Design LED_flow, start of the top module:
module LED_flow(
  input      i_clk,                     
  input      i_rst_n,                   
  input      pause,                     
  output reg [6:0] keyboard_val,        
  output reg [7:0] keyboard             
 );
Size in the first run: about 48 flip-flops, roughly 18 I/O pins, ~25000 µm² of cells after synthesis.
Settings: LEC_CHECK=0, ABC_AREA=0, CAP_MARGIN=20, CORE_MARGIN=3, CORE_UTILIZATION=68, CTS_CLUSTER_SIZE=25, HOLD_SLACK_MARGIN=0.29, SETUP_SLACK_MARGIN=-1.54, SLEW_MARGIN=15; clock period 17.5 ns.
run.sh (not shown) runs the stock make flow with config.mk's settings and CLKGATE_MAP_FILE=.
The baseline failed in 5_1_grt, error GRT-0116.
==> next run, changes <==
ABC_AREA = default   (was 0)
CORE_MARGIN = 2   (was 3)
CORE_UTILIZATION = 28   (was 68)
CTS_CLUSTER_SIZE = default   (was 25)
HOLD_SLACK_MARGIN = default   (was 0.29)
PLACE_DENSITY = 0.6   (was default)
SETUP_SLACK_MARGIN = default   (was -1.54)
SLEW_MARGIN = 20   (was 15)
clock period = 24.3 ns   (was 17.5 ns; I/O delays follow)
Result:
- With this change the flow ran to the end with no violations
- synthesized area does not change
- die size increases by 130%
- synthesized cell count does not change
==> next run, changes <==
CORE_UTILIZATION = 56   (was 28)
PLACE_DENSITY = default   (was 0.6)
SETUP_SLACK_MARGIN = 3.95   (was default)
clock period = 13.5 ns   (was 24.3 ns; I/O delays follow)
Result: The new run ran to the end with violations: setup timing; worst setup slack degrades by 11000 ps; core utilization goes up by 59 points; via count climbs by 45%; final area grows by 47%; final cell count rose by 16%; sequential share of layout area falls by 1.2 points.

---

v17:
LED_flow again, from the RTL that the note above started with.
clock: 37.4 ns
lec_check: 0
cap_margin: 15
cell_pad_in_sites_detail_placement: 1
cell_pad_in_sites_global_placement: 3
core_aspect_ratio: 1.61
core_margin: 2
core_utilization: 40
gpl_timing_driven: 1
min_routing_layer: met2
place_density: 0.6
slew_margin: 20
tns_end_percent: 5
## Diff of input files: v28 against v17
Settings: swapping 15 for 20 in CAP_MARGIN; clearing TNS_END_PERCENT, which used to be 5; clearing CORE_ASPECT_RATIO, which used to be 1.61; clearing GPL_TIMING_DRIVEN, which used to be 1; clearing CELL_PAD_IN_SITES_GLOBAL_PLACEMENT, which used to be 3; swapping 40 for 51 in CORE_UTILIZATION; putting ABC_AREA at 1 where nothing was set; clearing CELL_PAD_IN_SITES_DETAIL_PLACEMENT, which used to be 1; clearing MIN_ROUTING_LAYER, which used to be met2; swapping 37.4 for 18.9 in the clock period (ns, I/O delays scaled along).
Findings:
- Although it ran to completion, v28 produced a layout that fails the final checks because of setup timing.
- Diff v17 -> v28 | setup slack after layout | decrease of 18930 ps
- Looking only at max-slew headroom at the worst pin, and setting everything else aside, the lower value of v17 and v28 goes to v17.
- Relative to v17, global-route usage has decreased by 20 points in v28.
- On area overhead of the layout relative to synthesis, the higher figure sits with v28, not v17.
- Count of clock-net buffers in the final layout: v28 lower than v17
- Taking v17 as the reference, in v28 area of all placed cells without fillers +44%, worst-margin pin slew -250 ps, core footprint -13000 sq um.
- Register fraction of the total cell area ends up higher on v17.
Changes in v33 relative to v28:
Settings: CTS_CLUSTER_SIZE now 31, previously not set; CORE_UTILIZATION now 70, was 51; CTS_CLUSTER_DIAMETER now 351, previously not set; the clock period (ns, I/O delays scaled along) now 9.75, was 18.9.
Results
- Of v28 and v33, only v33 never reached the final stage.
- v33 never completed, since it errored out during detailed placement.
- As far as post-synthesis area per instance goes, v33 and v28 are indistinguishable; the numbers are identical.
- Per the comparison of v33 with v28, placer congestion estimate rose about 14%, die size now smaller, die outline width now sits lower, floorplan row count decreased about 15%, number of top-level pins held steady.
diff inputs: v33 => v1
Settings: CTS_CLUSTER_SIZE no longer set, was 31; CORE_UTILIZATION now 65, was 70; ABC_AREA no longer set, was 1; CTS_CLUSTER_DIAMETER no longer set, was 351; TNS_END_PERCENT now 5, previously not set; the clock period (ns, I/O delays scaled along) now 19.7, was 9.75.
Every stage of v1 finished as expected; the final checks, on the other hand, flagged setup timing, which means the layout fails. Between v33 and v1, number of cells in the yosys synthesis report is higher for v33, v1 comes in under that. Cell count after synthesis: v1 < v33. Xor and xnor fraction of the mapped netlist area on v1 is up relative to v33. For part of the Yosys area used for sequential elements, v1 and v33 come out practically identical. For the net count after synthesis, v1 came in 676 lower than v33 did. Compared with v33, v1 shows chip footprint that has gone up by a few percent. Mapped cell area, v33 and v1, lower one = v1. v1 vs v33 on area fraction in mux cells: v1 is the higher one.
Here is what was changed in the inputs of v27 compared with v1.
Settings: setting HOLD_SLACK_MARGIN to -0.07 for the first time; setting SETUP_SLACK_MARGIN to 0.44 for the first time; removing PLACE_DENSITY (formerly 0.6).
Results
- v27 finished all stages; however, its layout fails the closing checks, the failures being setup timing.
- Global-route usage (lower): v1
- Re placer's final routability congestion estimate: v1 and v27 aren't equal, and the lower value belongs to v1.
- v27 ends up with lower shortest period the worst path allows than v1 does.
- As far as final sequential cell count goes, v1 and v27 are indistinguishable; the numbers are identical.
- Total number of cells along the worst setup path for v27: about 1.3% down relative to v1
- Diff v1 -> v27 | worst hold margin | increase of 12 ps
- The utilization in v27 sits 2.5 points below the value recorded for v1.
Changes in v22 relative to v27:
Settings: TNS_END_PERCENT: 5 -> unset; PLACE_DENSITY: unset -> 0.6; CORE_UTILIZATION: 65 -> 40; SETUP_SLACK_MARGIN: 0.44 -> unset; HOLD_SLACK_MARGIN: -0.07 -> unset; the clock period (ns, I/O delays scaled along): 19.7 -> 24.3.
Results
- v27 → v22: well-tap cell count went up by 64%; wire length dropped about 14%.
- v22 ended with every stage complete and zero timing, DRC or antenna violations.
